==> flow/design.v <==
module subtractor_16bits(
    input [15:0] a,
    input [15:0] b,
    input bin,
    output [15:0] diff,
    output bout
);
    assign {bout, diff} = a - b - bin;
endmodule
module adder_16bits(
    input [15:0] a,
    input [15:0] b,
    input cin,
    output [15:0] sum,
    output cout
);
    assign {cout, sum} = a + b + cin;
endmodule
module multiplier_16bits(
    input [15:0] a,
    input [15:0] b,
    output [31:0] product
);
    assign product = a * b;
endmodule
module divider_16bits(
    input [15:0] dividend,
    input [15:0] divisor,
    output [15:0] quotient,
    output [15:0] remainder
);
    assign quotient = dividend / divisor;
    assign remainder = dividend % divisor;
endmodule
module dff_16bit (
    input      [15:0] d,
    input             clk,
    input             rstn,
    input             en,
    output reg [15:0] q
);
    always @(posedge clk) begin
        if (!rstn)
            q <= 16'b0;
        else if (en)
            q <= d;
    end
endmodule
module unified_computing_system (
    input      [15:0] d_a,           
    input      [15:0] d_b,           
    input      [1:0]  op_code,       
    input             clk,
    input             rstn,
    input             en_a,           
    input             en_b,           
    input             en_result,      
    input             cin,            
    input             bin,            
    output reg [31:0] result,         
    output reg [15:0] remainder,      
    output reg        cout,           
    output reg        bout,           
    output reg        overflow_flag,  
    output reg        error_flag      
);
    wire [15:0] q_a;            
    wire [15:0] q_b;            
    wire [15:0] sum_result;
    wire        sum_cout;
    wire [15:0] diff_result;
    wire        diff_bout;
    wire [31:0] product_result;
    wire [15:0] quotient_result;
    wire [15:0] remainder_result;
    reg [31:0] temp_result;
    reg [15:0] temp_remainder;
    reg        temp_cout;
    reg        temp_bout;
    reg        temp_overflow;
    reg        temp_error;
    dff_16bit register_a_inst (
        .d   (d_a),
        .clk (clk),
        .rstn(rstn),
        .en  (en_a),
        .q   (q_a)
    );
    dff_16bit register_b_inst (
        .d   (d_b),
        .clk (clk),
        .rstn(rstn),
        .en  (en_b),
        .q   (q_b)
    );
    adder_16bits adder_inst (
        .a   (q_a),
        .b   (q_b),
        .cin (cin),
        .sum (sum_result),
        .cout(sum_cout)
    );
    subtractor_16bits subtractor_inst (
        .a    (q_a),
        .b    (q_b),
        .bin  (bin),
        .diff (diff_result),
        .bout (diff_bout)
    );
    multiplier_16bits multiplier_inst (
        .a      (q_a),
        .b      (q_b),
        .product(product_result)
    );
    divider_16bits divider_inst (
        .dividend (q_a),
        .divisor  (q_b),
        .quotient (quotient_result),
        .remainder(remainder_result)
    );
    always @(*) begin
        temp_result = 32'b0;
        temp_remainder = 16'b0;
        temp_cout = 1'b0;
        temp_bout = 1'b0;
        temp_overflow = 1'b0;
        temp_error = 1'b0;
        case(op_code)
            2'b00: begin  
                temp_result = {16'b0, sum_result};
                temp_cout = sum_cout;
                if ((q_a[15] == q_b[15]) && (sum_result[15] != q_a[15])) begin
                    temp_overflow = 1'b1;
                end
            end
            2'b01: begin  
                temp_result = {16'b0, diff_result};
                temp_bout = diff_bout;
                if ((q_a[15] != q_b[15]) && (diff_result[15] != q_a[15])) begin
                    temp_overflow = 1'b1;
                end
            end
            2'b10: begin  
                temp_result = product_result;
                if (product_result[31:16] != 16'b0 && 
                    product_result[31:16] != 16'hFFFF) begin
                    temp_overflow = 1'b1;
                end
            end
            2'b11: begin  
                if (q_b == 16'b0) begin  
                    temp_result = 32'b0;
                    temp_error = 1'b1;
                end else begin
                    temp_result = {16'b0, quotient_result};  
                    temp_remainder = remainder_result;
                end
            end
            default: begin
            end
        endcase
    end
    always @(posedge clk) begin
        if (!rstn) begin
            result <= 32'b0;
            remainder <= 16'b0;
            cout <= 1'b0;
            bout <= 1'b0;
            overflow_flag <= 1'b0;
            error_flag <= 1'b0;
        end
        else if (en_result) begin
            result <= temp_result;
            remainder <= temp_remainder;
            cout <= temp_cout;
            bout <= temp_bout;
            overflow_flag <= temp_overflow;
            error_flag <= temp_error;
        end
    end
endmodule
clock: 12.7 ns
lec_check: 0
abc_area: 1
cap_margin: 20
core_margin: 2
core_utilization: 69
cts_cluster_diameter: 370
cts_cluster_size: 99
gpl_routability_driven: 0
place_density: 0.37
slew_margin: 20
tns_end_percent: 10
run.sh (not shown) runs the stock make flow with config.mk's settings and CLKGATE_MAP_FILE=.
The starting point died in 5_1_grt (GRT-0232).
Rerun with:
--- a/flow/config.mk
+++ b/flow/config.mk
@@ -8 +7,0 @@
-export ABC_AREA = 1
@@ -11,5 +10,2 @@
-export CORE_UTILIZATION = 69
-export CTS_CLUSTER_DIAMETER = 370
-export CTS_CLUSTER_SIZE = 99
-export GPL_ROUTABILITY_DRIVEN = 0
-export PLACE_DENSITY = 0.37
+export CORE_UTILIZATION = 72
+export PLACE_DENSITY_LB_ADDON = 0.01
@@ -17 +12,0 @@
-export TNS_END_PERCENT = 10
==> flow/constraint.sdc (replaced) <==
create_clock -name core_clock -period 26.5 [get_ports {clk}]
set_input_delay 5.3000 -clock core_clock [delete_from_list [all_inputs] [get_ports {clk}]]
set_output_delay 5.3000 -clock core_clock [all_outputs]
set_load 0.01 [all_outputs]
Effect: This time the run produced a layout that fails on setup timing. Synthesized cell count decreases by 17%. Die area goes down by about 9%. Synthesized area came out lower by 5.0%.
Rerun with:
--- a/flow/config.mk
+++ b/flow/config.mk
@@ -7,0 +8 @@
+export ABC_AREA = 1
@@ -11 +12,2 @@
-export PLACE_DENSITY_LB_ADDON = 0.01
+export CTS_CLUSTER_DIAMETER = 375
+export SETUP_SLACK_MARGIN = 3.17
==> flow/constraint.sdc (replaced) <==
create_clock -name core_clock -period 10.7 [get_ports {clk}]
set_input_delay 2.1400 -clock core_clock [delete_from_list [all_inputs] [get_ports {clk}]]
set_output_delay 2.1400 -clock core_clock [all_outputs]
set_load 0.01 [all_outputs]
The new run stopped in 5_1_grt; die size rose by 5.1%; area after synthesis goes up by 5.2%; synthesized cell count went up by 20%.
Rerun with:
--- a/flow/config.mk
+++ b/flow/config.mk
@@ -8 +7,0 @@
-export ABC_AREA = 1
@@ -11,3 +10 @@
-export CORE_UTILIZATION = 72
-export CTS_CLUSTER_DIAMETER = 375
-export SETUP_SLACK_MARGIN = 3.17
+export CORE_UTILIZATION = 66
==> flow/constraint.sdc (replaced) <==
create_clock -name core_clock -period 14.1 [get_ports {clk}]
set_input_delay 2.8200 -clock core_clock [delete_from_list [all_inputs] [get_ports {clk}]]
set_output_delay 2.8200 -clock core_clock [all_outputs]
set_load 0.01 [all_outputs]
Effect: The changed run finished but fails on capacitance limit, slew limit, setup timing. Synthesized cell count goes down by about a fifth. Synthesized area goes down by a few percent. Die area goes up by a few percent.


Setup of v2:
RTL: the design.v shown in full above, as it stands there.
clock: 26.0 ns
lec_check: 0
abc_area: 1
cap_margin: 0
core_margin: 2
core_utilization: 60
gpl_routability_driven: 0
hold_slack_margin: 0.02
setup_slack_margin: 5.0
slew_margin: 5
tns_end_percent: 95
[inputs] v45 vs v2
- an added CTS_CLUSTER_DIAMETER of 396
- a change of SETUP_SLACK_MARGIN from 5.0 to -0.83
- a change of CAP_MARGIN from 0 to 20
- a deleted GPL_ROUTABILITY_DRIVEN that had been 0
- an added MAX_ROUTING_LAYER of met4
- an added CTS_CLUSTER_SIZE of 100
- a deleted HOLD_SLACK_MARGIN that had been 0.02
- an added CORE_ASPECT_RATIO of 1.91
- a change of CORE_UTILIZATION from 60 to 30
- a change of TNS_END_PERCENT from 95 to 5
The final layouts of v45 and v2 pass the timing, design-rule and antenna checks. Summary of v45 over v2: final wirelength lower; met3 capacity usage during global routing went down 4.8 points. v45: register-to-register slack is 250 ps higher than what v2 reported. In the final design statistics, v45 uses more standard cells in total than v2. Initial detailed-routing violation count delta (v45 − v2): favourable. Compared with v2, in v45 final-layout clock-cell area share held steady; setup slack now larger.
### v45 -> v52
- a deleted CORE_ASPECT_RATIO that had been 1.91
- a change of CORE_UTILIZATION from 30 to 41
- a change of SLEW_MARGIN from 5 to 20
- a deleted CTS_CLUSTER_DIAMETER that had been 396
- an added CELL_PAD_IN_SITES_DETAIL_PLACEMENT of 2
- a deleted SETUP_SLACK_MARGIN that had been -0.83
- an added CELL_PAD_IN_SITES_GLOBAL_PLACEMENT of 1
- a change of MAX_ROUTING_LAYER from met4 to met5
- an added PLACE_DENSITY_LB_ADDON of 0.06
- a change of CORE_MARGIN from 2 to 4
- a deleted CTS_CLUSTER_SIZE that had been 100
- a deleted TNS_END_PERCENT that had been 5
Notes after the runs:
- v52 never completed, since it errored out during global routing (5_1_grt).
- Re xor and xnor area share after synthesis: no difference whatsoever between v45 and v52.
- v52 vs v45 on number of placed cells counting well taps: v52 is the lower one.
- Changes observed in v52 relative to v45: die size now sits lower; number of setup buffers added after CTS went up 38.
- Sort v45 and v52 by core box area, descending, and v45 comes first.
- Post-synthesis average cell area across v45 and v52: no real change.
- Changes observed in v52 relative to v45: estimated wirelength of the detail-placed design shows an increase of 13 mm, vertical die dimension shows a reduction of about 37%, flop and latch count out of synthesis shows no meaningful change, horizontal die size shows an increase of about 20%.
- In v52, the starting density of the core came out 11 points above the value in v45.
The inputs of v4 differ from those of v52 as listed below.
- MAX_ROUTING_LAYER no longer set, was met5
- CELL_PAD_IN_SITES_GLOBAL_PLACEMENT no longer set, was 1
- CORE_MARGIN now 2, was 4
- PLACE_DENSITY_LB_ADDON no longer set, was 0.06
- CORE_UTILIZATION now 69, was 41
- ABC_AREA no longer set, was 1
- CELL_PAD_IN_SITES_DETAIL_PLACEMENT no longer set, was 2
- the clock period (ns, I/O delays scaled along) now 25.9, was 26.0
==> comparison <==
Yosys stat chip area, v4 and v52: lower on v4
[compare] base=v52 new=v4: area fraction in compound gates after synthesis grew by 6.8 points, post-placement worst setup slack grew by 910 ps.
v4 finished all stages; layout check result: FAIL, due to setup timing.
